<file path="flow/design.v">
module yuv_to_rgb (
input            clk             ,  
input            rst_n           ,  
input            start_conversion,  
input      [7:0] y               , 
input      [7:0] u               ,
input      [7:0] v               ,
output reg [7:0] r               , 
output reg [7:0] g               , 
output reg [7:0] b               ,
output reg       pixel_ready        
);
parameter signed [15:0] C_1_402 = 16'h059C;   
parameter signed [15:0] C_0_344 = 16'h0160;   
parameter signed [15:0] C_0_714 = 16'h02DB;   
parameter signed [15:0] C_1_772 = 16'h0716;   
wire signed [15:0] y_s;
wire signed [15:0] u_s;
wire signed [15:0] v_s;
wire signed [31:0] r_temp;
wire signed [31:0] g_temp;
wire signed [31:0] b_temp;
assign y_s = y;
assign u_s = u - 128;   
assign v_s = v - 128;   
assign r_temp = y_s + ((v_s * C_1_402) >>> 10);
assign g_temp = y_s - ((u_s * C_0_344) >>> 10) - ((v_s * C_0_714) >>> 10);
assign b_temp = y_s + ((u_s * C_1_772) >>> 10);
always @(posedge clk or negedge rst_n)	
	if (~rst_n)	            r <= 8'h00; else
	if (start_conversion) begin	
		if (r_temp < 0)	    r <= 8'h00; else
		if (r_temp > 255) 	r <= 8'hFF; else
											    r <= r_temp[7:0];
	end
always @(posedge clk or negedge rst_n)	
	if (~rst_n)	            g <= 8'h00; else
	if (start_conversion) begin	
		if (g_temp < 0)	    g <= 8'h00; else
		if (g_temp > 255) 	g <= 8'hFF; else
											    g <= g_temp[7:0];
	end
always @(posedge clk or negedge rst_n)	
	if (~rst_n)	            b <= 8'h00; else
	if (start_conversion) begin	
		if (b_temp < 0)	    b <= 8'h00; else
		if (b_temp > 255) 	b <= 8'hFF; else
											    b <= b_temp[7:0];
	end
always @(posedge clk or negedge rst_n)
	if (~rst_n)     	        pixel_ready <= 1'b0; else
	if (pixel_ready)          pixel_ready <= 1'b0; else
	if (start_conversion)	    pixel_ready <= 1'b1;
endmodule
module yuv422_to_rgb (
input             pclk               ,  
input             presetn            ,  
input      [31:0] paddr              ,  
input      [31:0] pwdata             ,  
output reg [31:0] prdata             ,  
input         	  pwrite             ,  
input         	  psel               ,  
input         	  penable            , 
output            pslverr            ,  
output            pready             ,  
output reg        irq                ,  
output reg [95:0] rgb_out               
);
localparam IDLE    = 3'd0;
localparam LOAD    = 3'd1;
localparam CONVERT = 3'd2;
reg  [7:0] yuv_mem [0:7];     
reg  [7:0] y0;                
reg  [7:0] u0;                
reg  [7:0] y1;                
reg  [7:0] v0;                
reg  [7:0] y2;                
reg  [7:0] u1;                
reg  [7:0] y3;                
reg  [7:0] v1;                
wire [7:0] r0;                
wire [7:0] g0;                
wire [7:0] b0;                
wire [7:0] r1;                
wire [7:0] g1;                
wire [7:0] b1;                
wire [7:0] r2;                
wire [7:0] g2;                
wire [7:0] b2;                
wire [7:0] r3;                
wire [7:0] g3;                
wire [7:0] b3;                
reg        cnt_writes;        
reg  [2:0] state;             
reg        start_conversion;  
wire [3:0] result_ready;      
yuv_to_rgb conv0 (.clk(pclk), .rst_n(presetn), .start_conversion(start_conversion), .y(y0), .u(u0), .v(v0), .r(r0), .g(g0), .b(b0), .pixel_ready(result_ready[0]));
yuv_to_rgb conv1 (.clk(pclk), .rst_n(presetn), .start_conversion(start_conversion), .y(y1), .u(u0), .v(v0), .r(r1), .g(g1), .b(b1), .pixel_ready(result_ready[1]));
yuv_to_rgb conv2 (.clk(pclk), .rst_n(presetn), .start_conversion(start_conversion), .y(y2), .u(u1), .v(v1), .r(r2), .g(g2), .b(b2), .pixel_ready(result_ready[2]));
yuv_to_rgb conv3 (.clk(pclk), .rst_n(presetn), .start_conversion(start_conversion), .y(y3), .u(u1), .v(v1), .r(r3), .g(g3), .b(b3), .pixel_ready(result_ready[3]));
assign pready  = 1'b1;
assign pslverr = 1'b0;
always @(posedge pclk or negedge presetn)
	if (~presetn)	prdata <= 32'd0; else
	if (psel & ~penable & ~pwrite)	
		case(paddr[7:0])
			8'h20: prdata <= (state == IDLE) ? {32'hFFFFFFFF} : {32'd0};
			8'h30: prdata <= {rgb_out[95:72], 8'd0};   
			8'h34: prdata <= {rgb_out[71:48], 8'd0};   
			8'h38: prdata <= {rgb_out[47:24], 8'd0};   
			8'h3c: prdata <= {rgb_out[23:0], 8'd0};   
		endcase           
always @(posedge pclk or negedge presetn)
	if (~presetn)	                        cnt_writes <= 'd0; else
	if (psel & penable & pready & pwrite)	cnt_writes <= cnt_writes + 'd1;
always @(posedge pclk or negedge presetn)
	if (~presetn)	                                     start_conversion <= 1'b0; else
	if (start_conversion)                              start_conversion <= 1'b0; else
	if (psel & penable & pready & pwrite & cnt_writes) start_conversion <= 1'b1;
always @(posedge pclk or negedge presetn)
	if (~presetn)      	irq <= 1'b0; else
	if (irq)					  irq <= 1'b0; else
	if (&result_ready)	irq <= 1'b1;
always @(posedge pclk or negedge presetn)
	if (~presetn)	                                                  state <= IDLE; else
	case(state)
		IDLE    : if (psel & ~penable & pwrite)                       state <= LOAD;     
		LOAD    : if (psel & penable & pready & pwrite & cnt_writes)  state <= CONVERT;  
		CONVERT : if (&result_ready)                                  state <= IDLE;     
	endcase
always @(posedge pclk or negedge presetn)
	if (~presetn) begin	yuv_mem[0] <= 8'd0;
	                    yuv_mem[1] <= 8'd0;
	                    yuv_mem[2] <= 8'd0;
	                    yuv_mem[3] <= 8'd0;
	                    yuv_mem[4] <= 8'd0;
	                    yuv_mem[5] <= 8'd0;
	                    yuv_mem[6] <= 8'd0;
	                    yuv_mem[7] <= 8'd0; end else
	if (psel & pwrite & ~penable) 
		case (paddr[7:0])                               
      8'h10: begin yuv_mem[0] <= pwdata[7:0];           
									 yuv_mem[1] <= pwdata[15:8];          
									 yuv_mem[2] <= pwdata[23:16];         
									 yuv_mem[3] <= pwdata[31:24]; end     
      8'h14: begin yuv_mem[4] <= pwdata[7:0];           
                   yuv_mem[5] <= pwdata[15:8];          
                   yuv_mem[6] <= pwdata[23:16];         
                   yuv_mem[7] <= pwdata[31:24]; end     
    endcase
always @(posedge pclk or negedge presetn)
	if (~presetn)	            rgb_out <= 96'd0; else
	if (&result_ready)	      rgb_out <= {r0, g0, b0, r1, g1, b1, r2, g2, b2, r3, g3, b3};  
always @(posedge pclk or negedge presetn)
	if (~presetn)	                    y0 <= 'd0; else
	if ((state == LOAD) & cnt_writes) y0 <= yuv_mem[0];
always @(posedge pclk or negedge presetn)
	if (~presetn)	                    u0 <= 'd0; else
	if ((state == LOAD) & cnt_writes) u0 <= yuv_mem[1];
always @(posedge pclk or negedge presetn)
	if (~presetn)	                    y1 <= 'd0; else
	if ((state == LOAD) & cnt_writes) y1 <= yuv_mem[2];
always @(posedge pclk or negedge presetn)
	if (~presetn)	                    v0 <= 'd0; else
	if ((state == LOAD) & cnt_writes) v0 <= yuv_mem[3];
always @(posedge pclk or negedge presetn)
	if (~presetn)	                    y2 <= 'd0; else
	if ((state == LOAD) & cnt_writes) y2 <= yuv_mem[4];
always @(posedge pclk or negedge presetn)
	if (~presetn)	                    u1 <= 'd0; else
	if ((state == LOAD) & cnt_writes) u1 <= yuv_mem[5];
always @(posedge pclk or negedge presetn)
	if (~presetn)	                    y3 <= 'd0; else
	if ((state == LOAD) & cnt_writes) y3 <= yuv_mem[6];
always @(posedge pclk or negedge presetn)
	if (~presetn)	                    v1 <= 'd0; else
	if ((state == LOAD) & cnt_writes) v1 <= yuv_mem[7];
endmodule
</file>
<file path="flow/run.sh">
#!/bin/bash
# the make line also repeats each setting of config.mk as NAME=value (left out here)
make -C /OpenROAD-flow-scripts/flow DESIGN_CONFIG=/design/flow/config.mk WORK_HOME=/design/flow/orfs CLKGATE_MAP_FILE= finish
</file>
<file path="flow/config.mk">
export PLATFORM = sky130hd
export DESIGN_NAME = yuv422_to_rgb
export DESIGN_NICKNAME = yuv422_to_rgb
export VERILOG_FILES = /design/flow/design.v
export SDC_FILE = /design/flow/constraint.sdc
export NUM_CORES = 4
export LEC_CHECK = 0
export ABC_AREA = 1
export CAP_MARGIN = 20
export CELL_PAD_IN_SITES_DETAIL_PLACEMENT = 0
export CELL_PAD_IN_SITES_GLOBAL_PLACEMENT = 1
export CORE_ASPECT_RATIO = 0.9
export CORE_MARGIN = 5
export CORE_UTILIZATION = 47
export GPL_TIMING_DRIVEN = 0
export MIN_ROUTING_LAYER = met2
export PLACE_DENSITY_LB_ADDON = 0.26
export SETUP_SLACK_MARGIN = 0.19
export SLEW_MARGIN = 20
export TNS_END_PERCENT = 90
</file>
<file path="flow/constraint.sdc">
create_clock -name core_clock -period 13.6 [get_ports {pclk}]
set_input_delay 2.7200 -clock core_clock [delete_from_list [all_inputs] [get_ports {pclk}]]
set_output_delay 2.7200 -clock core_clock [all_outputs]
set_load 0.01 [all_outputs]
</file>
==> run summary, run 1 <==
flow finished, numbers: ys flop type dfrtp_1, Final Hold Vio Count 0, warning total across the stage logs 95, Basic Gates by Area 16.77%, Min-Delay Endpoint irq, Setup crit start v1[7], post-synth cell types 60, Syn Area/Cell 8.226 um^2, aoi share 11.38%, crit path buf inv count 9, Crit Path Class reg -> reg, worst hold start irq, Slew Limit Headroom 31.29%, Clock Tree Root clkbuf_16, wire length per cell 19.22 um, reg-to-reg startpoint v1[7], Inserted Clock Buffers 42, initial antenna violation count 0, asr flop ratio synth 100.0%, Routed Antenna Nets 0, Synth Instances 3764, Yosys chip area 30960 um^2, via count 35717, Worst path depth 34, largest net degree at the start of global routing 81, syn_nets 4449, r2r worst-path depth 34, Hold/Removal Path Class reg -> reg, flop2flop setup slack 4.87 ns, clk latency of the worst-skew pair 0.61 ns, Crit path max-delay family adder cells, outcome finished clean, Core Area 65480 um^2, CTS H-tree depth 2, maxcap violations 0, Routability Congestion 0.9678, Top-area cell share 28.61%, Gates resized, CTS repair 0, DP Wirelength 75070 um, Clk pin slew, worst setup/hold paths 0.06 ns, setup_tns 0 ns, worst setup path endpoint conv3.g[1], fp util 47.28%, initial DRC count 4938, Post-CTS Setup Inserts 0, Synth Area in Adders 28.63%, Post-synth EDFFs 0, Mux area share 0.6547%, Top logic family adder cells, FF+latch count, synth 355, crit end category flop, Worst setup SP type flop, Critical Path Slowest Stage Cell dfrtp_1, final instance area 35400 um^2, Cells on Worst Hold Path 1, most frequent CP cell inv_1, number of cells in Yosys stat 3764, Syn-to-layout area delta 14.34%, Worst path max stage delay 0.90 ns, Die Size 71120 um^2, clk buf depth 3, vias per inst 7.306, drt total wl 93990 um, Hold WS 0.4214 ns, number of fill cells in the layout 6219, Residual DRC 0, I/O Buffers 173, synth cell count leaders nand2_1, inv_1, ha_1, dfrtp_1, o21ai_0, Fmax achieved 114.5 MHz, FF-to-FF End conv3.g[1], worst slew pin tran 1.031 ns, Post-DP Area 33890 um^2, Required @ worst endpoint 14.10 ns, final slew viol count 0, Nets 4670, synthesized cell area 30960 um^2, GRT Resource Usage Total 38.56%, Layout Skew 0.04435 ns, Post-synth seq share 28.70%, number of synthesis warnings 3, Core Rows 89, final worst path period share 64.22%, Pre-antenna DRT Iters 10, most numerous cell in the Yosys netlist nand2_1, cell type with the largest total area dfrtp_1, die extent in y 253.5 um, Worst Path Arrival 9.23 ns, first-pass GRT wire length 143900 um, vias in the first global route 39947, clock sink count 355, # hold bufs at CTS 0, register area 8885 um^2, Main area contributors dfrtp_1, ha_1, nand2_1, io pins 200, Die Width 280.5 um, GRT overflow 0, RSZ-0062 raised after global routing no, Combinational Area 19300 um^2, Final Setup Violations 0, Worst Path Max Fanout 13, min Tclk post-route 8.734 ns, CTS tree done, xor/xnor share 4.894%
## layer usage
layer  vias to the layer above  global-route usage [%]  share of wire (%)
li1                      12447                       -                  -
met1                     13254                       -                  0
met2                      9233                   41.02                 46
met3                       733                   59.32                 46
met4                        50                   5.399                7.1
met5                         -                   22.13                1.5
## stage by stage
stage / setup slack (ns) / std cells / util, %
2_1_floorplan: 6.838 / 3764 / -
3_3_place_gp: -5.995 / 4801 / 51.58
3_5_place_dp: 5.233 / 4805 / 51.76
4_1_cts: 5.206 / 4881 / 54.04
5_1_grt: 4.072 / 4881 / 54.04
6_report: 4.866 / 4889 / 54.07
## layout make-up
type | count | area share [%]
antenna | 8 | 0.05655
buffer | 79 | 0.9825
clock buffer | 56 | 3.315
clock inverter | 20 | 0.8977
inverter | 646 | 6.850
multi-input combinational | 2684 | 54.53
sequential | 355 | 25.10
tap | 864 | 3.054
timing repair buffer | 177 | 5.217
==> run 2, diff against run 1 <==
- CELL_PAD_IN_SITES_GLOBAL_PLACEMENT: 1 -> not set
- CORE_ASPECT_RATIO: 0.9 -> not set
- CORE_MARGIN: 5 -> 2
- CORE_UTILIZATION: 47 -> 72
- CTS_CLUSTER_SIZE: not set -> 72
- GPL_TIMING_DRIVEN: 0 -> not set
- HOLD_SLACK_MARGIN: not set -> 0.08
- MIN_ROUTING_LAYER: met2 -> met1
- PLACE_DENSITY_LB_ADDON: 0.26 -> 0.21
- SETUP_SLACK_MARGIN: 0.19 -> not set
- TNS_END_PERCENT: 90 -> 45
- clock period: 13.6 -> 6.37 ns (I/O delays scaled with it)
==> run 2 against run 1 <==
Compared with the run above: the layout now fails its checks (negative setup slack); synthesized cell count unchanged; sequential share of layout area shrank 0.93 points.
==> run summary, run 2 <==
flow finished, numbers: Cells on Worst Hold Path 1, GRT overflow 0, Clk pin slew, worst setup/hold paths 0.06 ns, Hold WS 0.4275 ns, r2r worst-path depth 31, ys flop type dfrtp_1, Mux area share 0.6547%, final worst path period share 119.5%, clk latency of the worst-skew pair 0.59 ns, RSZ-0062 raised after global routing yes, most numerous cell in the Yosys netlist nand2_1, Post-synth seq share 28.70%, Top-area cell share 28.61%, Fail Reasons negative setup slack, via count 29803, fp util 73.32%, CTS H-tree depth 2, crit end category flop, min Tclk post-route 7.614 ns, Required @ worst endpoint 6.79 ns, Basic Gates by Area 16.77%, Worst Path Arrival 8.03 ns, warning total across the stage logs 102, crit path buf inv count 7, Layout Skew 0.04207 ns, final slew viol count 0, worst setup path endpoint conv3.g[7], Syn-to-layout area delta 18.96%, Routability Congestion 0.9935, reg-to-reg startpoint v1[0], Crit Path Class reg -> reg, Synth Instances 3764, clock sink count 355, initial DRC count 3980, largest net degree at the start of global routing 138, Setup crit start v1[0], io pins 200, Inst Count DP 4551, cell type with the largest total area dfrtp_1, DP Wirelength 65990 um, clk buf depth 3, Worst Path Max Fanout 4, asr flop ratio synth 100.0%, worst hold start conv1.pixel_ready, initial antenna violation count 2, GRT Resource Usage Total 42.80%, die extent in y 211.4 um, Top logic family adder cells, vias in the first global route 28011, Crit path max-delay family adder cells, Syn Area/Cell 8.226 um^2, Pre-antenna DRT Iters 9, number of fill cells in the layout 2006, wire length per cell 23.16 um, drt total wl 107500 um, Residual DRC 0, Worst path depth 31, synthesized cell area 30960 um^2, first-pass GRT wire length 148100 um, CTS tree done, outcome complete, but fails checks, Die Width 211.4 um, Final Hold Vio Count 0, Worst path max stage delay 0.60 ns, Slew Limit Headroom 29.71%, Post-Layout Cell Count 4641, number of synthesis warnings 3, Routed Antenna Nets 0, Clock Tree Root clkbuf_16, number of cells in Yosys stat 3764, Final Setup Violations 59, synth cell count leaders nand2_1, inv_1, ha_1, dfrtp_1, o21ai_0, flop2flop setup slack -1.24 ns, Worst setup SP type flop, maxcap violations 0, setup_tns -30.05 ns, I/O Buffers 173, FF-to-FF End conv3.g[7], Critical Path Slowest Stage Cell fa_2, Nets 4759, Main area contributors dfrtp_1, ha_1, nand2_1, FF+latch count, synth 355, Hold/Removal Path Class reg -> reg, Yosys chip area 30960 um^2, aoi share 11.38%, Min-Delay Endpoint conv1.pixel_ready, Inserted Clock Buffers 38, Core Area 42230 um^2, Synth Area in Adders 28.63%, setup slack after layout -1.244 ns, Fmax achieved 131.3 MHz, syn_nets 4449, post-synth cell types 60, Core Rows 75, vias per inst 6.422, Die Size 44680 um^2, # hold bufs at CTS 0, xor/xnor share 4.894%, Post-synth EDFFs 0, worst slew pin tran 1.054 ns
run 2: layout make-up:
type	count	area, um^2	area share (%)
inverter	646	2434	6.607
antenna	1	2.502	0.006794
clock inverter	9	192.7	0.5232
tap	539	674.4	1.831
clock buffer	58	1127	3.061
multi-input combinational	2684	20390	55.37
sequential	355	8902	24.17
timing repair buffer	349	3105	8.432
run 2: timing repair:
action,CTS,global route
buffers inserted,9,17
setup endpoints to repair,32,96
resized,99,160
pin swaps,63,96
run 2: routing by layer:
| metal | vias to the layer above | share of wire [%] | GRT usage [%] | wire length [um] |
|---|---|---|---|---|
| met5 | - | 0.17 | 0 | 178 |
| met3 | 813 | 12 | 8.871 | 12880 |
| li1 | 12704 | - | - | - |
| met2 | 2374 | 44 | 68.60 | 47130 |
| met4 | 8 | 9.1 | 27.34 | 9755 |
| met1 | 13904 | 35 | 53.12 | 37530 |
run 2: through the flow:
stage          setup slack [ns]  area (um^2)  utilization, %
3_5_place_dp            -0.5431        34240           81.08
3_3_place_gp            -0.3281        34240           81.08
2_1_floorplan          0.002537        30980               -
6_report                 -1.244        36830           87.22
4_1_cts                 -0.2677        36060           85.39
5_1_grt                  -1.654        36830           87.21
==> run 3, diff against run 2 <==
- ABC_AREA: 1 -> 0
- CORE_UTILIZATION: 72 -> 66
- CTS_CLUSTER_SIZE: 72 -> not set
- PLACE_DENSITY_LB_ADDON: 0.21 -> 0.26
- TNS_END_PERCENT: 45 -> 10
- clock period: 6.37 -> 18.4 ns (I/O delays scaled with it)
==> run 3 against run 2 <==
Compared with the run above: clock skew decreased by 0.020 ns; largest cell class unchanged; area after synthesis decreased by 4.3%; now clean on timing, DRC and antenna; highest routed layer is now met4; design area decreased by 9.9%; count of clock-buffer cells in the layout decreased by 7; critical path type unchanged; critical path depth decreased by 3; fmax decreased by 5.6%.
==> run summary, run 3 <==
flow finished, numbers: outcome finished clean, Syn Area/Cell 10.72 um^2, Worst setup SP type flop, Nets 3605, r2r worst-path depth 28, Worst Path Arrival 8.46 ns, Slew Limit Headroom 30.30%, clock sink count 355, n_diodes 0, Synth Area in Adders 29.91%, RSZ-0062 raised after global routing no, worst slew pin tran 1.043 ns, Routability Congestion 0.9176, number of fill cells in the layout 2973, CTS tree done, Pre-antenna DRT Iters 5, Worst path depth 28, Required @ worst endpoint 18.80 ns, Worst path max stage delay 0.66 ns, setup_tns 0 ns, Post-synth seq share 29.98%, Final Setup Violations 0, Top logic family adder cells, reg-to-reg startpoint v0[1], final instance area 33180 um^2, Main area contributors dfrtp_1, ha_1, fa_1, clk latency of the worst-skew pair 0.57 ns, Cells on Worst Hold Path 1, Setup crit start v0[1], Routed Antenna Nets 0, Inst Count DP 3473, Yosys chip area 29630 um^2, Die Width 215.9 um, asr flop ratio synth 100.0%, Basic Gates by Area 7.148%, worst hold start conv2.pixel_ready, I/O Buffers 173, initial antenna violation count 2, Worst Path Max Fanout 8, aoi share 11.66%, DP Wirelength 59140 um, first-pass GRT wire length 118200 um, Final Hold Vio Count 0, Crit path max-delay family AND-OR/OR-AND gates, number of synthesis warnings 3, wire length per cell 20.61 um, min Tclk post-route 8.065 ns, Clock Tree Root clkbuf_16, number of cells in Yosys stat 2765, Gates resized, CTS repair 0, most numerous cell in the Yosys netlist ha_1, Synth Instances 2765, flop2flop setup slack 10.33 ns, clk buf depth 3, # hold bufs at CTS 0, synthesized cell area 29630 um^2, final slew viol count 0, fp util 67.01%, Inserted Clock Buffers 37, Fmax achieved 124.0 MHz, warning total across the stage logs 98, GRT overflow 0, Top-area cell share 29.89%, most frequent CP cell ha_1, post-synth cell types 94, Critical Path Slowest Stage Cell dfrtp_1, initial DRC count 1634, Crit Path Class reg -> reg, die extent in y 215.9 um, Layout Skew 0.02187 ns, Die Size 46610 um^2, xor/xnor share 4.577%, FF-to-FF End conv1.g[0], cell type with the largest total area dfrtp_1, crit end category flop, via count 21303, largest net degree at the start of global routing 169, Clk pin slew, worst setup/hold paths 0.06 ns, Residual DRC 0, Post-synth EDFFs 0, ys flop type dfrtp_1, vias in the first global route 21834, CTS H-tree depth 2, Post-DP Area 31930 um^2, final worst path period share 43.83%, Core Area 44220 um^2, drt total wl 72950 um, worst setup path endpoint conv1.g[0], Mux area share 10.58%, GRT Resource Usage Total 32.15%, Hold/Removal Path Class reg -> reg, Core Rows 77, FF+latch count, synth 355, syn_nets 3450, maxcap violations 0, vias per inst 6.018, Min-Delay Endpoint conv2.pixel_ready, crit path buf inv count 3, synth cell count leaders ha_1, inv_1, dfrtp_1, mux2_2, fa_1, Post-Layout Cell Count 3540, io pins 200, Post-CTS Setup Inserts 0, Syn-to-layout area delta 11.97%
run 3: metrics by stage:
| stage | setup slack, ns | util (%) | hold slack [ns] |
|---|---|---|---|
| after global routing | 9.901 | 75.04 | 0.4388 |
| after global placement | 10.60 | 72.21 | 0.4120 |
| after floorplan | 11.14 | - | 0.4029 |
| after detailed placement | 10.43 | 72.21 | 0.4216 |
| after CTS | 10.37 | 75.04 | 0.4294 |
| final | 10.33 | 75.04 | 0.4312 |
run 3: metal layers:
layer	track usage, %	part of all wire [%]	vias up
li1	-	-	9875
met1	43.88	43	10706
met2	53.56	48	597
met3	4.130	5.8	125
met4	10.62	3.5	0
met5	0	0	-
run 3: final cells by class:
class / count / area [um^2] / share of cell area [%]
inverter: 404 / 1516 / 4.570
clock buffer: 51 / 1059 / 3.190
sequential: 355 / 8889 / 26.79
timing repair buffer: 186 / 1842 / 5.551
clock inverter: 16 / 191.4 / 0.5769
multi-input combinational: 1936 / 18940 / 57.09
tap: 592 / 740.7 / 2.232
==> run 4, diff against run 3 <==
- ABC_AREA: 0 -> not set
- CELL_PAD_IN_SITES_DETAIL_PLACEMENT: 0 -> not set
- CORE_UTILIZATION: 66 -> 40
- HOLD_SLACK_MARGIN: 0.08 -> not set
- MIN_ROUTING_LAYER: met1 -> not set
- PLACE_DENSITY_LB_ADDON: 0.26 -> not set
- TNS_END_PERCENT: 10 -> not set
- clock period: 18.4 -> 8.7 ns (I/O delays scaled with it)
==> run 4 against run 3 <==
Compared with the run above: synthesized cell count unchanged; hold slack worse by 0.00083 ns; sequential share of layout area down 0.40 points; critical path depth unchanged; final cell count up 11%.
==> run summary, run 4 <==
flow finished, numbers: outcome finished clean, setup slack after layout 0.8014 ns, cell type with the largest total area dfrtp_1, syn_nets 3450, vias per inst 5.298, Fmax achieved 126.6 MHz, WL met2 35040 um, Required @ worst endpoint 9.09 ns, number of cells in Yosys stat 2765, Nets 3613, Post-synth seq share 29.98%, warning total across the stage logs 97, Hold/Removal Path Class reg -> reg, Top logic family adder cells, ys flop type dfrtp_1, worst hold start conv0.pixel_ready, Die Size 76280 um^2, asr flop ratio synth 100.0%, Layout Skew 0.02247 ns, xor/xnor share 4.577%, maxcap violations 0, DP Wirelength 63630 um, Final Hold Vio Count 0, wire length per cell 19.79 um, via count 20733, synth cell count leaders ha_1, inv_1, dfrtp_1, mux2_2, fa_1, crit end category flop, # hold bufs at CTS 0, GRT overflow 0, number of synthesis warnings 3, CTS H-tree depth 2, CTS tree done, Gates resized, CTS repair 0, most frequent CP cell ha_1, Synth Area in Adders 29.91%, final worst path period share 90.79%, post-layout util 46.01%, Worst setup SP type flop, Final Setup Violations 0, Crit path max-delay family AND-OR/OR-AND gates, met1 WL 38240 um, first-pass GRT wire length 122600 um, aoi share 11.66%, Inserted Clock Buffers 39, Inst Count DP 3845, crit path buf inv count 3, flop2flop setup slack 0.80 ns, Synth Instances 2765, Place WS 0.8719 ns, final slew viol count 0, Routability Congestion 0.8814, RSZ-0062 raised after global routing no, Worst path depth 28, synthesized cell area 29630 um^2, min Tclk post-route 7.899 ns, Setup crit start v0[1], Top-area cell share 29.89%, Yosys chip area 29630 um^2, worst slew pin tran 1.027 ns, Die Width 276.2 um, clock sink count 355, I/O Buffers 173, number of fill cells in the layout 6738, vias in the first global route 21062, Crit Path Class reg -> reg, Min-Delay Endpoint conv0.pixel_ready, initial DRC count 1183, Worst Path Arrival 8.29 ns, clk buf depth 3, setup_tns 0 ns, Syn-to-layout area delta 13.67%, GRT Resource Usage Total 20.35%, worst setup path endpoint conv1.g[5], initial antenna violation count 3, Clock Tree Root clkbuf_16, Hold WS 0.4303 ns, WL met3 2881 um, Routed Antenna Nets 0, Post-Layout Cell Count 3913, Core Rows 99, Core Area 73210 um^2, Syn Area/Cell 10.72 um^2, fp util 40.48%, Basic Gates by Area 7.148%, most numerous cell in the Yosys netlist ha_1, Clk pin slew, worst setup/hold paths 0.06 ns, die extent in y 276.2 um, largest net degree at the start of global routing 105, reg-to-reg startpoint v0[1], clk latency of the worst-skew pair 0.57 ns, post-synth cell types 94, Main area contributors dfrtp_1, ha_1, fa_1, FF-to-FF End conv1.g[5], Pre-antenna DRT Iters 4, drt total wl 77440 um, Cells on Worst Hold Path 1, Post-synth EDFFs 0, max layer used met4, Worst path max stage delay 0.57 ns, r2r worst-path depth 28, Mux area share 10.58%, io pins 200, FF+latch count, synth 355, Critical Path Slowest Stage Cell fa_1, Worst Path Max Fanout 8, Residual DRC 0, Post-CTS Setup Inserts 0, Slew Limit Headroom 31.41%
==> run 4: per-stage QoR <==
| stage | area [um^2] |
|---|---|
| 6_report | 33680 |
| 5_1_grt | 33680 |
| 2_1_floorplan | 29630 |
| 4_1_cts | 33670 |
| 3_5_place_dp | 32420 |
| 3_3_place_gp | 32420 |
==> run 4: per-layer routing <==
| layer | up-vias | GRT usage [%] |
|---|---|---|
| met5 | - | 0 |
| met3 | 80 | 2.501 |
| met4 | 0 | 3.979 |
| met1 | 10354 | 29.72 |
| met2 | 393 | 32.50 |
| li1 | 9906 | - |
==> run 4: layout make-up <==
cell class	instances	area, um^2	share of cell area, %
Clock buffer	50	1057	3.139
Inverter	404	1516	4.502
Multi-Input combinational cell	1936	18940	56.24
Sequential cell	355	8889	26.39
Timing Repair Buffer	192	1882	5.587
Antenna cell	1	2.502	0.007429
Clock inverter	16	192.7	0.5720
Tap cell	959	1200	3.562
==> run 5, diff against run 4 <==
- GPL_ROUTABILITY_DRIVEN: not set -> 0
- GPL_TIMING_DRIVEN: not set -> 0
- HOLD_SLACK_MARGIN: not set -> 0.18
- SETUP_SLACK_MARGIN: not set -> -0.88
- SLEW_MARGIN: 20 -> 0
- clock period: 8.7 -> 9.0 ns (I/O delays scaled with it)
==> run 5 against run 4 <==
Compared with the run above: still clean; via count rose by 3.2%; final cell count rose by 1.4%; sequential share of layout area decreased by 0.27 points; non-clock buffer count increased by 52; count of clock-buffer cells in the layout up 10; global-route usage increased by 0.71 points; clock skew increased by 0.0039 ns; critical path depth increased by 1; setup slack got worse by 0.37 ns; critical path type unchanged.
==> run summary, run 5 <==
flow finished, numbers: outcome finished clean, xor/xnor share 4.577%, most frequent CP cell inv_1, Final Hold Vio Count 0, Worst setup SP type flop, vias in the first global route 22079, Slew Limit Headroom 33.47%, Core Area 73210 um^2, r2r worst-path depth 29, ys flop type dfrtp_1, Routed Antenna Nets 0, number of cells in Yosys stat 2765, Place WS 0.5130 ns, Mux area share 10.58%, Min-Delay Endpoint irq, worst slew pin tran 0.9979 ns, Post-synth seq share 29.98%, Top logic family adder cells, clk latency of the worst-skew pair 0.57 ns, synthesized cell area 29630 um^2, Post-CTS Setup Inserts 0, Basic Gates by Area 7.148%, synth cell count leaders ha_1, inv_1, dfrtp_1, mux2_2, fa_1, DP Wirelength 67430 um, FF+latch count, synth 355, Gates resized, CTS repair 0, Worst Path Max Fanout 10, io pins 200, Post-Layout Cell Count 3969, Syn Area/Cell 10.72 um^2, Crit Path Class reg -> reg, Fmax achieved 116.7 MHz, crit path buf inv count 8, maxcap violations 0, Top-area cell share 29.89%, Cells on Worst Hold Path 1, min Tclk post-route 8.568 ns, number of synthesis warnings 3, Clk pin slew, worst setup/hold paths 0.06 ns, Nets 3665, Clock Tree Root clkbuf_16, vias per inst 5.391, via count 21397, worst hold start irq, GRT Resource Usage Total 21.06%, Required @ worst endpoint 9.49 ns, Final Setup Violations 0, asr flop ratio synth 100.0%, clk buf depth 3, Pre-antenna DRT Iters 7, reg-to-reg startpoint v1[7], Hold/Removal Path Class reg -> reg, flop2flop setup slack 0.43 ns, Inserted Clock Buffers 39, fp util 40.48%, GRT overflow 0, Main area contributors dfrtp_1, ha_1, fa_1, Inst Count DP 3898, n_diodes 0, Critical Path Slowest Stage Cell o211ai_1, I/O Buffers 171, CTS H-tree depth 2, largest net degree at the start of global routing 99, Residual DRC 0, most numerous cell in the Yosys netlist ha_1, wire length per cell 20.09 um, Setup crit start v1[7], Worst path max stage delay 0.72 ns, post-synth cell types 94, CTS tree done, worst setup path endpoint conv2.g[3], warning total across the stage logs 94, Synth Area in Adders 29.91%, setup slack after layout 0.4316 ns, drt total wl 79740 um, Crit path max-delay family adder cells, # hold bufs at CTS 0, initial DRC count 1137, crit end category flop, FF-to-FF End conv2.g[3], clock sink count 355, Worst Path Arrival 9.06 ns, Syn-to-layout area delta 14.79%, final worst path period share 95.20%, cell type with the largest total area dfrtp_1, syn_nets 3450, die extent in y 276.2 um, Layout Skew 0.02632 ns, Yosys chip area 29630 um^2, first-pass GRT wire length 126800 um, Post-synth EDFFs 0, initial antenna violation count 0, final slew viol count 0, Synth Instances 2765, Die Size 76280 um^2, Core Rows 99, Die Width 276.2 um, aoi share 11.66%, Worst path depth 29
==> run 5: through the flow <==
stage / utilization, % / instance area, um^2 / setup TNS (ns) / hold WS [ns]
floorplan: - / 29630 / 0 / 0.4029
global placement: 44.46 / 32550 / -3124.69 / 0.4126
detailed placement: 44.58 / 32630 / 0 / 0.4188
CTS: 46.47 / 34020 / 0 / 0.4267
global route: 46.47 / 34020 / -0.1463 / 0.4351
finish: 46.47 / 34020 / 0 / 0.4259
==> run 5: routing by layer <==
metal	GRT usage, %	vias up	routed length, um
li1	-	10020	-
met4	4.778	0	1698
met3	2.805	101	3470
met5	0	-	0
met1	29.44	10778	37500
met2	34.74	498	37080
==> run 5: final cells by class <==
cell class | count | area (um^2)
Clock buffer | 60 | 1205
Clock inverter | 11 | 178.9
Timing Repair Buffer | 174 | 1799
Fill cell | 6717 | 39190
Multi-Input combinational cell | 1936 | 18930
Tap cell | 959 | 1200
Sequential cell | 355 | 8885
Buffer | 70 | 297.8
Inverter | 404 | 1516
==> run 6, diff against run 5 <==
- ABC_AREA: not set -> 1
- CORE_UTILIZATION: 40 -> 72
- CTS_CLUSTER_DIAMETER: not set -> 319
- CTS_CLUSTER_SIZE: not set -> 74
- GPL_ROUTABILITY_DRIVEN: 0 -> not set
- GPL_TIMING_DRIVEN: 0 -> not set
- HOLD_SLACK_MARGIN: 0.18 -> not set
- PLACE_DENSITY_LB_ADDON: not set -> 0.27
- SETUP_SLACK_MARGIN: -0.88 -> 0.56
- SLEW_MARGIN: 0 -> 20
- clock period: 9.0 -> 4.53 ns (I/O delays scaled with it)
==> run 6 against run 5 <==
Compared with the run above: the run now fails in global routing (5_1_grt); die area down 41%; synthesized cell count up 36%; area after synthesis up 4.5%.
==> run summary, run 6 <==
run results: Top-area cell share 28.61%, io pins 200, number of synthesis warnings 3, Die Width 211.4 um, asr flop ratio synth 100.0%, Inserted Clock Buffers 8, Synth Area in Adders 28.63%, Basic Gates by Area 16.77%, aoi share 11.38%, Yosys chip area 30960 um^2, Last stage global routing (5_1_grt), outcome stopped before the end, Core Rows 75, GRT overflow 122, most numerous cell in the Yosys netlist nand2_1, Main area contributors dfrtp_1, ha_1, nand2_1, clk buf depth 3, syn_nets 4449, ys flop type dfrtp_1, Clock Tree Root clkbuf_16, Die Size 44680 um^2, Synth Instances 3764, Core Area 42230 um^2, DP Wirelength 82520 um, # hold bufs at CTS 0, cell type with the largest total area dfrtp_1, GRT Resource Usage Total 78.94%, CTS H-tree depth 1, synthesized cell area 30960 um^2, clock sink count 355, Syn Area/Cell 8.226 um^2, Top logic family adder cells, Routability Congestion 1.019, Mux area share 0.6547%, post-synth cell types 60, Post-synth EDFFs 0, die extent in y 211.4 um, I/O Buffers 173, FF+latch count, synth 355, synth cell count leaders nand2_1, inv_1, ha_1, dfrtp_1, o21ai_0, Post-synth seq share 28.70%, xor/xnor share 4.894%, Stop Error [ERROR GRT-0116] Global routing finished with congestion. Check the congestion regions in the DRC Viewer., fp util 73.32%, number of cells in Yosys stat 3764
==> run 6: repair_timing <==
action	in CTS
endpoints found under the setup margin	96
buffers inserted	65
cloned	0
gates resized	302
pin swaps	204
==> run 6: per-stage QoR <==
step           worst slack [ns]  cells  cell area (um^2)
4_1_cts                  -2.131   5011             39910
3_5_place_dp             -2.242   4934             37720
3_3_place_gp             -1.734   4934             37720
2_1_floorplan            -1.580   3764             31600
==> run 6: routing by layer <==
metal,overflow,track usage (%)
met5,0,38.82
met4,56,79.67
met3,3,62.72
met2,63,95.03
met1,0,79.00
==> run 7, diff against run 6 <==
- ABC_AREA: 1 -> not set
- CORE_MARGIN: 2 -> 7
- CORE_UTILIZATION: 72 -> 38
- CTS_CLUSTER_DIAMETER: 319 -> not set
- CTS_CLUSTER_SIZE: 74 -> not set
- GPL_ROUTABILITY_DRIVEN: not set -> 0
- PLACE_DENSITY: not set -> 0.74
- PLACE_DENSITY_LB_ADDON: 0.27 -> not set
- SETUP_SLACK_MARGIN: 0.56 -> not set
- SLEW_MARGIN: 20 -> 15
- clock period: 4.53 -> 6.51 ns (I/O delays scaled with it)
==> run 7 against run 6 <==
Compared with the run above: now fails the layout checks on negative setup slack; area after synthesis decreased by 4.3%; die area increased by 92%; synthesized cell count decreased by 27%.
==> run summary, run 7 <==
flow finished, numbers: outcome complete, but fails checks, Fail Reasons negative setup slack, Final Hold Vio Count 0, Crit Path Class reg -> reg, Inserted Clock Buffers 40, Min-Delay Endpoint irq, largest net degree at the start of global routing 170, synth cell count leaders ha_1, inv_1, dfrtp_1, mux2_2, fa_1, I/O Buffers 173, Hold/Removal Path Class reg -> reg, setup slack after layout -0.2316 ns, Worst path max stage delay 0.55 ns, final worst path period share 103.6%, Top logic family adder cells, Post-synth seq share 29.98%, worst hold start irq, worst setup path endpoint conv1.g[3], ys flop type dfrtp_1, Nets 3851, clock sink count 355, drt total wl 80770 um, Setup crit start v0[1], aoi share 11.66%, # hold bufs at CTS 0, io pins 200, clk latency of the worst-skew pair 0.59 ns, crit end category flop, Main area contributors dfrtp_1, ha_1, fa_1, CTS H-tree depth 2, Mux area share 10.58%, FF+latch count, synth 355, xor/xnor share 4.577%, Slew Limit Headroom 28.16%, via count 21980, Place WS -0.5371 ns, Residual DRC 0, most frequent CP cell fa_1, Synth Instances 2765, FF-to-FF End conv1.g[3], Final Setup Violations 32, number of fill cells in the layout 6842, Required @ worst endpoint 6.99 ns, vias in the first global route 22085, Cells on Worst Hold Path 1, crit path buf inv count 7, min Tclk post-route 6.742 ns, cell type with the largest total area dfrtp_1, most numerous cell in the Yosys netlist ha_1, clk buf depth 3, GRT overflow 0, Yosys chip area 29630 um^2, Clk pin slew, worst setup/hold paths 0.06 ns, worst slew pin tran 1.075 ns, Core Area 77340 um^2, Post-synth EDFFs 0, Syn Area/Cell 10.72 um^2, vias per inst 5.180, Routed Antenna Nets 0, Critical Path Slowest Stage Cell fa_1, Pre-antenna DRT Iters 5, number of synthesis warnings 3, Worst path depth 29, die extent in y 293.3 um, warning total across the stage logs 100, initial antenna violation count 14, Clock Tree Root clkbuf_16, wire length per cell 19.04 um, DP Wirelength 63980 um, Basic Gates by Area 7.148%, Post-Layout Cell Count 4243, Die Width 293.3 um, asr flop ratio synth 100.0%, Die Size 86000 um^2, Worst Path Max Fanout 8, GRT Resource Usage Total 18.09%, CTS tree done, Syn-to-layout area delta 25.29%, initial DRC count 1165, post-synth cell types 94, number of cells in Yosys stat 2765, flop2flop setup slack -0.23 ns, Synth Area in Adders 29.91%, Top-area cell share 29.89%, RSZ-0062 raised after global routing yes, Crit path max-delay family adder cells, Worst Path Arrival 7.22 ns, final slew viol count 0, first-pass GRT wire length 124900 um, synthesized cell area 29630 um^2, maxcap violations 0, Fmax achieved 148.3 MHz, Core Rows 102, Worst setup SP type flop, syn_nets 3450, reg-to-reg startpoint v0[1], Layout Skew 0.03857 ns, Inst Count DP 4133, fp util 38.32%, r2r worst-path depth 29
run 7: timing repair:
action	CTS	global route
resized	77	175
setup buffers	16	21
endpoints found under the hold margin	0	0
endpoints found under the setup margin	80	96
pin swaps	72	99
run 7: layout make-up:
| class | instances | area [um^2] | area share, % |
|---|---|---|---|
| Antenna cell | 6 | 15.01 | 0.04044 |
| Clock buffer | 55 | 1127 | 3.036 |
| Clock inverter | 18 | 289.0 | 0.7785 |
| Inverter | 404 | 1526 | 4.111 |
| Multi-Input combinational cell | 1936 | 20240 | 54.51 |
| Sequential cell | 355 | 8905 | 23.98 |
| Tap cell | 1040 | 1301 | 3.505 |
| Timing Repair Buffer | 429 | 3725 | 10.03 |
run 7: metrics by stage:
step / util [%] / hold slack (ns) / TNS (ns) / instance area, um^2
after global routing: 47.99 / 0.4497 / -14.66 / 37110
after floorplan: - / 0.4029 / -1.676 / 29850
after global placement: 44.33 / 0.4127 / -11.96 / 34280
after CTS: 46.80 / 0.4250 / -3.431 / 36190
after detailed placement: 44.33 / 0.4164 / -15.68 / 34280
final: 48.01 / 0.4210 / -3.953 / 37130
run 7: layer usage:
layer  vias up  share of wire (%)  GRT usage [%]
met5         -               0.13              0
met4        16                3.1          5.565
li1      10387                  -              -
met1     10872                 45          25.03
met2       567                 45          28.55
met3       138                6.6          3.761
==> run 8, diff against run 7 <==
- ABC_AREA: not set -> 1
- CELL_PAD_IN_SITES_DETAIL_PLACEMENT: not set -> 0
- CORE_ASPECT_RATIO: not set -> 0.5
- CORE_MARGIN: 7 -> 2
- CORE_UTILIZATION: 38 -> 72
- CTS_CLUSTER_SIZE: not set -> 72
- GPL_ROUTABILITY_DRIVEN: 0 -> not set
- HOLD_SLACK_MARGIN: not set -> 0.08
- MIN_ROUTING_LAYER: not set -> met1
- PLACE_DENSITY: 0.74 -> not set
- PLACE_DENSITY_LB_ADDON: not set -> 0.19
- SETUP_SLACK_MARGIN: not set -> 1.54
- SLEW_MARGIN: 15 -> 20
- TNS_END_PERCENT: not set -> 45
- clock period: 6.51 -> 5.84 ns (I/O delays scaled with it)
==> run 8 against run 7 <==
Compared with the run above: the run now fails in global routing (5_1_grt); synthesized cell count increased by 36%; area after synthesis is 4.5% higher; die area shrank 48%.
==> run summary, run 8 <==
run results: CTS H-tree depth 1, die extent in y 150.6 um, Main area contributors dfrtp_1, ha_1, nand2_1, Stop Error [ERROR GRT-0232] Routing congestion too high. Check the congestion heatmap in the GUI., GRT Resource Usage Total 75.31%, asr flop ratio synth 100.0%, xor/xnor share 4.894%, Synth Area in Adders 28.63%, Place WS -1.056 ns, Post-synth seq share 28.70%, Routability Congestion 0.9760, DP Wirelength 77270 um, ys flop type dfrtp_1, Top logic family adder cells, io pins 200, GRT overflow 168, Mux area share 0.6547%, number of cells in Yosys stat 3764, Core Rows 53, post-synth cell types 60, Synth Instances 3764, outcome stopped before the end, number of synthesis warnings 3, Core Area 42180 um^2, aoi share 11.38%, Post-synth EDFFs 0, I/O Buffers 173, # hold bufs at CTS 0, Clock Tree Root clkbuf_16, clk buf depth 3, Die Width 297.3 um, Basic Gates by Area 16.77%, FF+latch count, synth 355, Last stage global routing (5_1_grt), Die Size 44780 um^2, Inserted Clock Buffers 31, synth cell count leaders nand2_1, inv_1, ha_1, dfrtp_1, o21ai_0, Syn Area/Cell 8.226 um^2, Yosys chip area 30960 um^2, syn_nets 4449, most numerous cell in the Yosys netlist nand2_1, Top-area cell share 28.61%, fp util 73.41%, cell type with the largest total area dfrtp_1, synthesized cell area 30960 um^2, Inst Count DP 4765, clock sink count 355
run 8: per-layer routing:
layer  track usage, %  GRT overflow
met1            76.32             8
met2            91.76            78
met3            60.92            16
met4            69.02            66
met5            46.43             0
run 8: stage by stage:
| stage | area [um^2] |
|---|---|
| 3_3_place_gp | 35900 |
| 4_1_cts | 38360 |
| 3_5_place_dp | 35900 |
| 2_1_floorplan | 31260 |
run 8: what timing repair did:
action,4_1_cts
setup endpoints to repair,96
resized,268
pin swaps,127
buffers inserted,20
==> run 9, diff against run 8 <==
- ABC_AREA: 1 -> 0
- CAP_MARGIN: 20 -> 10
- CORE_ASPECT_RATIO: 0.5 -> not set
- CTS_CLUSTER_DIAMETER: not set -> 103
- CTS_CLUSTER_SIZE: 72 -> not set
- PLACE_DENSITY_LB_ADDON: 0.19 -> not set
- SETUP_SLACK_MARGIN: 1.54 -> -1.06
- TNS_END_PERCENT: 45 -> 10
- clock period: 5.84 -> 15.2 ns (I/O delays scaled with it)
==> run 9 against run 8 <==
Compared with the run above: the run now finishes clean; area after synthesis decreased by 4.3%; synthesized cell count decreased by 27%; die area decreased by 4.4%.
==> run summary, run 9 <==
flow finished, numbers: outcome finished clean, vias per inst 6.245, Top logic family adder cells, initial antenna violation count 0, setup_tns 0 ns, io pins 200, worst slew pin tran 1.086 ns, asr flop ratio synth 100.0%, Routability Congestion 0.9015, die extent in y 206.9 um, via count 21746, clk buf depth 3, Basic Gates by Area 7.148%, min Tclk post-route 8.327 ns, worst hold start conv2.pixel_ready, post-synth cell types 94, Crit Path Class reg -> reg, Worst path max stage delay 0.69 ns, # hold bufs at CTS 0, Post-CTS Setup Inserts 0, Top-area cell share 29.89%, RSZ-0062 raised after global routing no, Fmax achieved 120.1 MHz, most numerous cell in the Yosys netlist ha_1, aoi share 11.66%, drt total wl 75430 um, r2r worst-path depth 28, Die Width 206.9 um, I/O Buffers 173, Syn-to-layout area delta 11.53%, Inserted Clock Buffers 39, CTS tree done, warning total across the stage logs 100, CTS H-tree depth 2, Nets 3606, Layout Skew 0.01586 ns, Gates resized, CTS repair 0, Worst setup SP type flop, synth cell count leaders ha_1, inv_1, dfrtp_1, mux2_2, fa_1, initial DRC count 1641, Cells on Worst Hold Path 1, crit path buf inv count 3, first-pass GRT wire length 118700 um, worst setup path endpoint conv1.g[0], Worst Path Arrival 8.71 ns, syn_nets 3450, Hold/Removal Path Class reg -> reg, Routed Antenna Nets 0, Min-Delay Endpoint conv2.pixel_ready, Worst Path Max Fanout 8, n_diodes 0, cell type with the largest total area dfrtp_1, Synth Instances 2765, Final Setup Violations 0, Mux area share 10.58%, vias in the first global route 21910, Critical Path Slowest Stage Cell a211oi_2, FF-to-FF End conv1.g[0], Core Rows 74, Hold WS 0.4433 ns, reg-to-reg startpoint v0[1], number of synthesis warnings 3, clock sink count 355, Post-synth seq share 29.98%, Synth Area in Adders 29.91%, Final Hold Vio Count 0, Required @ worst endpoint 15.59 ns, number of cells in Yosys stat 2765, GRT Resource Usage Total 36.28%, Slew Limit Headroom 27.43%, clk latency of the worst-skew pair 0.57 ns, flop2flop setup slack 6.87 ns, Yosys chip area 29630 um^2, DP Wirelength 58880 um, Crit path max-delay family AND-OR/OR-AND gates, Core Area 40740 um^2, maxcap violations 0, fp util 72.74%, ys flop type dfrtp_1, synthesized cell area 29630 um^2, Worst path depth 28, Clk pin slew, worst setup/hold paths 0.06 ns, Die Size 42800 um^2, most frequent CP cell ha_1, final slew viol count 0, Main area contributors dfrtp_1, ha_1, fa_1, Pre-antenna DRT Iters 7, Residual DRC 0, Clock Tree Root clkbuf_16, xor/xnor share 4.577%, largest net degree at the start of global routing 168, Post-synth EDFFs 0, final worst path period share 54.78%, GRT overflow 0, Setup crit start v0[1], crit end category flop, Syn Area/Cell 10.72 um^2, wire length per cell 21.66 um, FF+latch count, synth 355
==> run 9: area by class of cell <==
class / instances / area [um^2]
multi-input combinational: 1936 / 18940
timing repair buffer: 185 / 1834
sequential: 355 / 8889
inverter: 404 / 1516
clock inverter: 19 / 150.1
clock buffer: 51 / 1051
fill: 2462 / 7689
tap: 532 / 665.6
==> run 9: metrics by stage <==
step | cell area (um^2) | util (%) | worst slack [ns] | std cells
final | 33050 | 81.13 | 6.873 | 3482
after global routing | 33050 | 81.13 | 6.484 | 3482
after CTS | 33050 | 81.13 | 6.979 | 3482
after detailed placement | 31850 | 78.18 | 7.085 | 3412
after global placement | 31850 | 78.18 | 7.315 | 3412
after floorplan | 29630 | - | 7.939 | 2765
==> run 9: per-layer routing <==
layer  share of wire, %  vias up  track usage [%]
met5                  0        -                0
met4                4.0        0            13.93
met3                6.6      168            5.934
met2                 49      764            61.02
met1                 41    10923            47.40
li1                   -     9891                -
==> run 10, diff against run 9 <==
- ABC_AREA: 0 -> not set
- CAP_MARGIN: 10 -> 20
- CELL_PAD_IN_SITES_DETAIL_PLACEMENT: 0 -> not set
- CORE_UTILIZATION: 72 -> 66
- CTS_CLUSTER_DIAMETER: 103 -> 105
- HOLD_SLACK_MARGIN: 0.08 -> not set
- MIN_ROUTING_LAYER: met1 -> not set
- SETUP_SLACK_MARGIN: -1.06 -> not set
- TNS_END_PERCENT: 10 -> not set
- clock period: 15.2 -> 5.96 ns (I/O delays scaled with it)
==> run 10 against run 9 <==
Compared with the run above: fmax is 19% higher; first-iteration DRC count is 2.3% lower; highest routed layer is now met5; sequential cell count stayed put; the layout now fails its checks (negative setup slack); hold slack worse by 0.018 ns; count of clock-buffer cells in the layout is 3 higher.
==> run summary, run 10 <==
flow finished, numbers: outcome complete, but fails checks, Fail Reasons negative setup slack, final slew viol count 0, n_diodes 0, wire length per cell 22.33 um, vias per inst 5.995, Routed Antenna Nets 0, xor/xnor share 4.577%, I/O Buffers 173, Final Setup Violations 80, CTS tree done, initial DRC count 1603, Post-Layout Cell Count 3922, # hold bufs at CTS 0, first-pass GRT wire length 133100 um, vias in the first global route 24378, Residual DRC 0, number of synthesis warnings 3, final worst path period share 117.4%, FF-to-FF End conv0.g[4], Post-DP Area 34840 um^2, Clock Tree Root clkbuf_16, clock sink count 355, Worst setup SP type flop, Core Rows 77, DP Wirelength 65040 um, number of fill cells in the layout 2265, Syn-to-layout area delta 28.60%, Mux area share 10.58%, number of cells in Yosys stat 2765, Nets 3988, Clk pin slew, worst setup/hold paths 0.07 ns, worst slew pin tran 1.064 ns, asr flop ratio synth 100.0%, Setup crit start v0[2], r2r worst-path depth 25, clk buf depth 3, register area 8906 um^2, crit path buf inv count 4, via count 23514, Worst path depth 25, Routability Congestion 0.9295, RSZ-0062 raised after global routing yes, drt total wl 87560 um, Combinational Area 20800 um^2, setup slack after layout -1.037 ns, ys flop type dfrtp_1, Inst Count DP 3806, Top logic family adder cells, Synth Area in Adders 29.91%, most numerous cell in the Yosys netlist ha_1, FF+latch count, synth 355, aoi share 11.66%, Crit Path Class reg -> reg, GRT Resource Usage Total 36.91%, GRT overflow 0, Synth Instances 2765, synthesized cell area 29630 um^2, largest net degree at the start of global routing 121, Worst Path Max Fanout 8, Inserted Clock Buffers 39, Core Area 44220 um^2, clk latency of the worst-skew pair 0.59 ns, fp util 67.01%, min Tclk post-route 6.997 ns, cell type with the largest total area dfrtp_1, Layout Skew 0.01508 ns, Final Hold Vio Count 0, Basic Gates by Area 7.148%, crit end category flop, syn_nets 3450, reg-to-reg startpoint v0[2], flop2flop setup slack -1.04 ns, Place WS -1.239 ns, Main area contributors dfrtp_1, ha_1, fa_1, Die Size 46610 um^2, Worst Path Arrival 7.46 ns, Fmax achieved 142.9 MHz, synth cell count leaders ha_1, inv_1, dfrtp_1, mux2_2, fa_1, Cells on Worst Hold Path 1, Worst path max stage delay 0.52 ns, Hold/Removal Path Class reg -> reg, Required @ worst endpoint 6.42 ns, Slew Limit Headroom 29.06%, initial antenna violation count 3, die extent in y 215.9 um, io pins 200, Post-synth EDFFs 0, Syn Area/Cell 10.72 um^2, Crit path max-delay family adder cells, CTS H-tree depth 2, worst hold start irq, post-synth cell types 94, Min-Delay Endpoint irq, worst setup path endpoint conv0.g[4], Die Width 215.9 um, warning total across the stage logs 103, final instance area 38110 um^2, Top-area cell share 29.89%, Post-synth seq share 29.98%, Pre-antenna DRT Iters 5, maxcap violations 0, Yosys chip area 29630 um^2, Critical Path Slowest Stage Cell or4_4
run 10: timing repair:
action / in CTS / in global routing
buffers inserted: 19 / 33
endpoints found under the setup margin: 96 / 96
pin swaps: 114 / 126
resized: 171 / 192
run 10: area by class of cell:
type | instances | area share (%)
Clock inverter | 14 | 0.4531
Tap cell | 592 | 1.944
Multi-Input combinational cell | 1936 | 54.59
Inverter | 404 | 4.038
Sequential cell | 355 | 23.37
Timing Repair Buffer | 567 | 12.66
Clock buffer | 54 | 2.945
run 10: metrics by stage:
step	TNS [ns]	utilization [%]	hold WS (ns)
after floorplan	-17.65	-	0.4029
after detailed placement	-52.91	78.79	0.4179
after CTS	-39.32	83.87	0.4261
after global routing	-62.98	86.18	0.4379
after global placement	-39.44	78.79	0.4126
final	-41.59	86.18	0.4253
run 10: metal layers:
| layer | global-route usage [%] | share of wire [%] | vias to the layer above |
|---|---|---|---|
| li1 | - | - | 10642 |
| met1 | 46.79 | 40 | 11735 |
| met2 | 60.79 | 48 | 857 |
| met3 | 6.498 | 6.1 | 278 |
| met4 | 19.45 | 6.2 | 2 |
| met5 | 0 | 0.10 | - |
==> run 11, diff against run 10 <==
- ABC_AREA: not set -> 1
- CELL_PAD_IN_SITES_DETAIL_PLACEMENT: not set -> 0
- CORE_UTILIZATION: 66 -> 72
- CTS_CLUSTER_DIAMETER: 105 -> not set
- CTS_CLUSTER_SIZE: not set -> 90
- HOLD_SLACK_MARGIN: not set -> 0.08
- MIN_ROUTING_LAYER: not set -> met1
- PLACE_DENSITY_LB_ADDON: not set -> 0.26
- SETUP_SLACK_MARGIN: not set -> 2.12
- TNS_END_PERCENT: not set -> 10
- clock period: 5.96 -> 13.6 ns (I/O delays scaled with it)
==> run 11 against run 10 <==
Compared with the run above: the run now finishes clean; critical path depth increased by 9; fmax decreased by 15%; synthesized cell count increased by 36%.
==> run summary, run 11 <==
flow finished, numbers: outcome finished clean, r2r worst-path depth 34, Worst setup SP type flop, FF-to-FF End conv3.g[1], first-pass GRT wire length 129600 um, most numerous cell in the Yosys netlist nand2_1, worst slew pin tran 1.064 ns, number of synthesis warnings 3, CTS tree done, Residual DRC 0, xor/xnor share 4.894%, worst setup path endpoint conv3.g[1], clk buf depth 3, Core Area 42230 um^2, Final Hold Vio Count 0, GRT Resource Usage Total 36.70%, maxcap violations 0, number of cells in Yosys stat 3764, vias per inst 5.795, crit path buf inv count 8, clk latency of the worst-skew pair 0.56 ns, setup slack after layout 5.324 ns, Die Size 44680 um^2, min Tclk post-route 8.276 ns, Basic Gates by Area 16.77%, setup_tns 0 ns, asr flop ratio synth 100.0%, Syn Area/Cell 8.226 um^2, CTS H-tree depth 2, worst hold start conv3.pixel_ready, clock sink count 355, Crit Path Class reg -> reg, largest net degree at the start of global routing 169, n_diodes 0, initial antenna violation count 1, most frequent CP cell inv_1, # hold bufs at CTS 0, flop2flop setup slack 5.32 ns, Crit path max-delay family adder cells, die extent in y 211.4 um, Top logic family adder cells, Synth Instances 3764, Post-synth EDFFs 0, Setup crit start v1[7], Yosys chip area 30960 um^2, Inserted Clock Buffers 39, synthesized cell area 30960 um^2, Clk pin slew, worst setup/hold paths 0.06 ns, drt total wl 79930 um, Min-Delay Endpoint conv3.pixel_ready, ys flop type dfrtp_1, Main area contributors dfrtp_1, ha_1, nand2_1, Die Width 211.4 um, warning total across the stage logs 98, Routed Antenna Nets 0, Fmax achieved 120.8 MHz, I/O Buffers 173, crit end category flop, final worst path period share 60.86%, aoi share 11.38%, Worst Path Arrival 8.73 ns, wire length per cell 17.86 um, syn_nets 4449, cell type with the largest total area dfrtp_1, Routability Congestion 0.9948, post-layout util 81.27%, post-synth cell types 60, Final Setup Violations 0, fp util 73.32%, DP Wirelength 62680 um, Mux area share 0.6547%, Synth Area in Adders 28.63%, Hold/Removal Path Class reg -> reg, reg-to-reg startpoint v1[7], Critical Path Slowest Stage Cell dfrtp_1, Core Rows 75, number of fill cells in the layout 2707, Slew Limit Headroom 28.81%, io pins 200, Worst path depth 34, Place WS 5.425 ns, via count 25927, vias in the first global route 25139, Clock Tree Root clkbuf_16, RSZ-0062 raised after global routing no, final slew viol count 0, Cells on Worst Hold Path 1, Syn-to-layout area delta 10.84%, Post-synth seq share 28.70%, Layout Skew 0.01716 ns, Top-area cell share 28.61%, Worst Path Max Fanout 13, Worst path max stage delay 0.82 ns, synth cell count leaders nand2_1, inv_1, ha_1, dfrtp_1, o21ai_0, initial DRC count 2527, Pre-antenna DRT Iters 6, FF+latch count, synth 355, GRT overflow 0, Required @ worst endpoint 14.06 ns, Post-CTS Setup Inserts 0, Gates resized, CTS repair 0, Nets 4592
[run 11: final cells by class]
cell class	count	area [um^2]	area share (%)
multi-input cells	2684	19320	56.31
flip-flops and latches	355	8886	25.89
inverters	646	2425	7.066
repair buffers	181	1809	5.272
clock buffers	55	1096	3.194
well taps	539	674.4	1.965
clock inverters	14	103.9	0.3026
[run 11: per-layer routing]
layer | global-route usage (%) | wire length [um]
met4 | 14.79 | 3566
met2 | 57.96 | 35790
met5 | 0 | 0
met3 | 6.320 | 6422
met1 | 50.70 | 34150
[run 11: stage by stage]
| step | cells | instance area [um^2] | hold WS, ns |
|---|---|---|---|
| 3_5_place_dp | 4405 | 33110 | 0.4149 |
| 2_1_floorplan | 3764 | 30960 | 0.4029 |
| 6_report | 4474 | 34320 | 0.4239 |
| 3_3_place_gp | 4405 | 33110 | 0.4153 |
| 4_1_cts | 4474 | 34310 | 0.4240 |
| 5_1_grt | 4474 | 34320 | 0.4385 |
==> run 12, diff against run 11 <==
- CAP_MARGIN: 20 -> 0
- CELL_PAD_IN_SITES_DETAIL_PLACEMENT: 0 -> not set
- CELL_PAD_IN_SITES_GLOBAL_PLACEMENT: not set -> 2
- CORE_MARGIN: 2 -> 7
- CORE_UTILIZATION: 72 -> 18
- CTS_CLUSTER_SIZE: 90 -> 17
- GPL_ROUTABILITY_DRIVEN: not set -> 0
- GPL_TIMING_DRIVEN: not set -> 1
- HOLD_SLACK_MARGIN: 0.08 -> not set
- MIN_ROUTING_LAYER: met1 -> not set
- PLACE_DENSITY_LB_ADDON: 0.26 -> 0.2
- SETUP_SLACK_MARGIN: 2.12 -> -0.88
- SLEW_MARGIN: 20 -> 0
- TNS_END_PERCENT: 10 -> not set
- clock period: 13.6 -> 13.8 ns (I/O delays scaled with it)
==> run 12 against run 11 <==
Compared with the run above: still clean on timing, DRC and antenna; count of clock-buffer cells in the layout is 15 higher; final cell count increased by 38%; synthesized cell count unchanged; register-to-register slack improved by 0.47 ns; first-iteration DRC count shrank 59%; sequential share of layout area shrank 1.8 points; setup slack better by 0.47 ns; global-route usage shrank 25 points; via count fell by 6.8%; clock skew grew 0.011 ns; critical endpoint unchanged.
==> run summary, run 12 <==
flow finished, numbers: Final Hold Vio Count 0, worst hold start conv3.pixel_ready, CTS tree done, syn_nets 4449, Worst Path Max Fanout 8, FF+latch count, synth 355, GRT met3 Usage 1.271%, post-synth cell types 60, reg-to-reg startpoint v1[6], Die Width 428.7 um, Inserted Clock Buffers 49, Post-synth seq share 28.70%, initial DRC count 1042, Gates resized, CTS repair 0, n_diodes 0, number of synthesis warnings 3, fp util 18.09%, crit end category flop, Place WS 5.696 ns, CTS H-tree depth 2, Mux area share 0.6547%, io pins 200, cell type with the largest total area dfrtp_1, Yosys chip area 30960 um^2, Post-CTS Setup Inserts 0, # hold bufs at CTS 0, Syn Area/Cell 8.226 um^2, synthesized cell area 30960 um^2, most frequent CP cell inv_1, initial antenna violation count 0, r2r worst-path depth 34, FF-to-FF End conv3.g[1], met2 Resource Use GR 18.76%, asr flop ratio synth 100.0%, Core Rows 152, worst setup path endpoint conv3.g[1], Worst setup SP type flop, Synth Instances 3764, met1 Track Usage GR 17.18%, Worst path depth 34, busiest grt layer met2, final slew viol count 0, crit path buf inv count 9, ys flop type dfrtp_1, Min-Delay Endpoint conv3.pixel_ready, Fmax achieved 124.9 MHz, Clock Tree Root clkbuf_16, clk latency of the worst-skew pair 0.63 ns, wire length per cell 17.93 um, Residual DRC 0, Die Size 183800 um^2, first-pass GRT wire length 166900 um, clock sink count 355, Core Area 171200 um^2, DP Wirelength 90860 um, via count 24154, Layout Skew 0.02781 ns, die extent in y 428.7 um, Syn-to-layout area delta 19.25%, Post-synth EDFFs 0, flop2flop setup slack 5.79 ns, outcome finished clean, Worst path max stage delay 0.60 ns, RSZ-0062 raised after global routing no, aoi share 11.38%, largest net degree at the start of global routing 132, Hold/Removal Path Class reg -> reg, Basic Gates by Area 16.77%, warning total across the stage logs 96, Crit path max-delay family adder cells, setup_tns 0 ns, Routed Antenna Nets 0, worst slew pin tran 1.143 ns, min Tclk post-route 8.007 ns, Top-area cell share 28.61%, GRT Resource Usage Total 11.83%, synth cell count leaders nand2_1, inv_1, ha_1, dfrtp_1, o21ai_0, GRT overflow 0, xor/xnor share 4.894%, maxcap violations 0, Critical Path Slowest Stage Cell o21ai_0, Slew Limit Headroom 23.55%, Crit Path Class reg -> reg, Worst Path Arrival 8.53 ns, Main area contributors dfrtp_1, ha_1, nand2_1, vias per inst 3.898, Setup crit start v1[6], I/O Buffers 173, setup slack after layout 5.793 ns, final worst path period share 58.02%, vias in the first global route 24985, Synth Area in Adders 28.63%, most numerous cell in the Yosys netlist nand2_1, Required @ worst endpoint 14.33 ns, Pre-antenna DRT Iters 5, Top logic family adder cells, number of cells in Yosys stat 3764, Cells on Worst Hold Path 1, Nets 4609, Final Setup Violations 0, drt total wl 111100 um, Clk pin slew, worst setup/hold paths 0.07 ns, clk buf depth 3
[run 12: per-layer routing]
| metal | vias up | share of wire, % |
|---|---|---|
| met5 | - | 0 |
| met1 | 11346 | 51 |
| li1 | 12412 | - |
| met3 | 87 | 2.4 |
| met2 | 309 | 44 |
| met4 | 0 | 2.5 |
[run 12: cell type report]
type                    count  area, um^2
well taps                2233        2794
clock inverters            20       201.4
flip-flops and latches    355        8885
fillers                 19186      134200
inverters                 646        2425
repair buffers            188        1862
clock buffers              70        1436
multi-input cells        2684       19320
[run 12: through the flow]
step                      hold slack [ns]  util (%)  cells  area (um^2)
after floorplan                    0.4029         -   3764        30960
after global placement             0.4162     20.61   6106        35280
after detailed placement           0.4190     20.61   6106        35280
after CTS                          0.4270     21.57   6196        36920
after global routing               0.4470     21.57   6196        36920
final                              0.4247     21.57   6196        36920
